// v_tile
module v_tile #(
    parameter width = 16,  
    parameter num_inputs = 4,  
    parameter num_regs = 16,  
    parameter total_inputs = num_inputs + num_inputs  
) (
    input wire clk,
    input wire reset,
    input wire on_off,  
    input wire write_en1,  
    output wire write_rdy1,
    input wire [num_inputs*width-1:0] w_data_in1,  
    output wire write_ack1,
    input wire write_en2,  
    output wire write_rdy2,
    input wire [num_inputs*width-1:0] w_data_in2,  
    output wire write_ack2,
    input wire write_en3,  
    output wire write_rdy3,
    input wire [width-1:0] w_data_in3,
    output wire write_ack3,
    output wire [num_inputs*width-1:0] adder_outputs,  
    output wire [3:0] dest_info,
    output wire adder_ack
);
    wire [total_inputs*width-1:0] adder_inputs;
    wire on_off_vector_fu;
    wire [15:0] config_in;
    mem #(
        .width(width),
        .num_regs(num_regs),
        .num_inputs(num_inputs)
    ) mem_inst (
        .clk(clk),
        .reset(reset),
        .on_off(on_off),
        .write_en1(write_en1),
        .write_rdy1(write_rdy1),
        .w_data_in1(w_data_in1),
        .write_ack1(write_ack1),
        .write_en2(write_en2),
        .write_rdy2(write_rdy2),
        .w_data_in2(w_data_in2),
        .write_ack2(write_ack2),
        .write_en3(write_en3),
        .write_rdy3(write_rdy3),
        .w_data_in3(w_data_in3),
        .write_ack3(write_ack3),
        .config_in(config_in),
        .adder_inputs(adder_inputs),
        .on_off_vector_fu(on_off_vector_fu)
    );
    adder_fu #(
        .width(width),
        .num_inputs(num_inputs)
    ) adder_fu_inst (
        .clk(clk),
        .reset(reset),
        .inputs(adder_inputs),  
        .on_off(on_off_vector_fu),  
        .config_in(config_in),
        .outputs(adder_outputs),
  ...
clock: 1.88 ns
lec_check: 0
abc_area: 1
cap_margin: 0
core_aspect_ratio: 1.43
core_margin: 2
core_utilization: 72
cts_cluster_diameter: 326
cts_cluster_size: 10
place_density: 0.35
setup_slack_margin: 0.57
slew_margin: 40
run.sh (not shown) runs the stock make flow with config.mk's settings and CLKGATE_MAP_FILE=.
The starting point aborted during 3_5_place_dp with DPL-0038.
Edit:
==> flow/config.mk (replaced) <==
export PLATFORM = sky130hd
export DESIGN_NAME = v_tile
export DESIGN_NICKNAME = v_tile
export VERILOG_FILES = /design/flow/design.v
export SDC_FILE = /design/flow/constraint.sdc
export NUM_CORES = 4
export LEC_CHECK = 0
export CAP_MARGIN = 20
export CORE_MARGIN = 2
export CORE_UTILIZATION = 40
export SLEW_MARGIN = 20
==> flow/constraint.sdc (replaced) <==
create_clock -name core_clock -period 4.5 [get_ports {clk}]
set_input_delay 0.9000 -clock core_clock [delete_from_list [all_inputs] [get_ports {clk}]]
set_output_delay 0.9000 -clock core_clock [all_outputs]
set_load 0.01 [all_outputs]
With this change the flow completed with no timing, DRC or antenna violations; synthesized cell count shrinks by 19%; synthesized area shrinks by 3.2%; die size grows by 72%.
Edit:
--- a/flow/config.mk
+++ b/flow/config.mk
@@ -9,3 +9,7 @@
 export CORE_MARGIN = 2
-export CORE_UTILIZATION = 40
+export CORE_UTILIZATION = 30
+export CTS_CLUSTER_SIZE = 94
+export MIN_ROUTING_LAYER = met2
+export PLACE_DENSITY = 0.46
+export SETUP_SLACK_MARGIN = 1.13
 export SLEW_MARGIN = 20
=> Design area went up by 13%. Worst hold slack is worse by 6.5 ps. Sequential cell count is unchanged. Non-clock buffer count went up by 49. Sequential power barely changes.
Edit:
==> flow/config.mk (replaced) <==
export PLATFORM = sky130hd
export DESIGN_NAME = v_tile
export DESIGN_NICKNAME = v_tile
export VERILOG_FILES = /design/flow/design.v
export SDC_FILE = /design/flow/constraint.sdc
export NUM_CORES = 4
export LEC_CHECK = 0
export ABC_AREA = 1
export CAP_MARGIN = 20
export CORE_ASPECT_RATIO = 1.11
export CORE_MARGIN = 4
export CORE_UTILIZATION = 40
export CTS_CLUSTER_DIAMETER = 103
export GPL_ROUTABILITY_DRIVEN = 0
export MAX_ROUTING_LAYER = met4
export MIN_ROUTING_LAYER = met2
export SETUP_SLACK_MARGIN = 0.88
export SLEW_MARGIN = 20
export TNS_END_PERCENT = 45
Outcome:
- sequential power barely changes
- routed wire length drops by 12%
- hold slack got worse by 19 ps
Edit:
==> flow/config.mk (replaced) <==
export PLATFORM = sky130hd
export DESIGN_NAME = v_tile
export DESIGN_NICKNAME = v_tile
export VERILOG_FILES = /design/flow/design.v
export SDC_FILE = /design/flow/constraint.sdc
export NUM_CORES = 4
export LEC_CHECK = 0
export CAP_MARGIN = 20
export CORE_MARGIN = 2
export CORE_UTILIZATION = 65
export CTS_CLUSTER_DIAMETER = 117
export MAX_ROUTING_LAYER = met4
export SETUP_SLACK_MARGIN = 0.44
export SLEW_MARGIN = 20
Outcome: The changed run went through all stages and came out clean. Register-to-register slack loses 670 ps. Utilization came out higher by 38 points. Final area came out higher slightly.
Edit:
--- a/flow/config.mk
+++ b/flow/config.mk
@@ -8,7 +8,13 @@
 export CAP_MARGIN = 20
+export CELL_PAD_IN_SITES_DETAIL_PLACEMENT = 2
+export CELL_PAD_IN_SITES_GLOBAL_PLACEMENT = 1
+export CORE_ASPECT_RATIO = 0.75
 export CORE_MARGIN = 2
-export CORE_UTILIZATION = 65
-export CTS_CLUSTER_DIAMETER = 117
-export MAX_ROUTING_LAYER = met4
-export SETUP_SLACK_MARGIN = 0.44
+export CORE_UTILIZATION = 30
+export CTS_CLUSTER_SIZE = 94
+export GPL_TIMING_DRIVEN = 0
+export MIN_ROUTING_LAYER = met2
+export PLACE_DENSITY = 0.85
+export SETUP_SLACK_MARGIN = 1.13
 export SLEW_MARGIN = 20
+export TNS_END_PERCENT = 30
The changed run went through all stages and came out clean.
Clock power came out higher by about a fifth.
Count of clock-buffer cells in the layout came out higher by 2.
Power came out higher by roughly a tenth.
Clock skew came out lower by 4.4 ps.
First-iteration DRC count came out higher to 5.2 times its value.
Wire length came out higher by well over a third.
Sequential share of layout area came out lower by 3.0 points.


v_tile again, from the RTL that the note above started with.
clock: 3.78 ns
lec_check: 0
cap_margin: 20
cell_pad_in_sites_detail_placement: 0
core_margin: 2
core_utilization: 65
cts_cluster_size: 90
max_routing_layer: met5
place_density_lb_addon: 0.25
slew_margin: 40
tns_end_percent: 45
The first run never finished: it broke off in global routing, error GRT-0232.
Next try:
- CELL_PAD_IN_SITES_DETAIL_PLACEMENT: 0 -> default
- CORE_UTILIZATION: 65 -> 60
- CTS_CLUSTER_SIZE: 90 -> default
- MAX_ROUTING_LAYER: met5 -> default
- PLACE_DENSITY_LB_ADDON: 0.25 -> default
- SLEW_MARGIN: 40 -> 20
- TNS_END_PERCENT: 45 -> 55
- clock period: 3.78 -> 3.63 ns (I/O delays scaled with it)
Outcome: The changed run ran to the end with violations: negative setup slack; die area goes up by 8.1%; area after synthesis stays the same; synthesized cell count does not change.
Power and IR drop assume default switching activity.
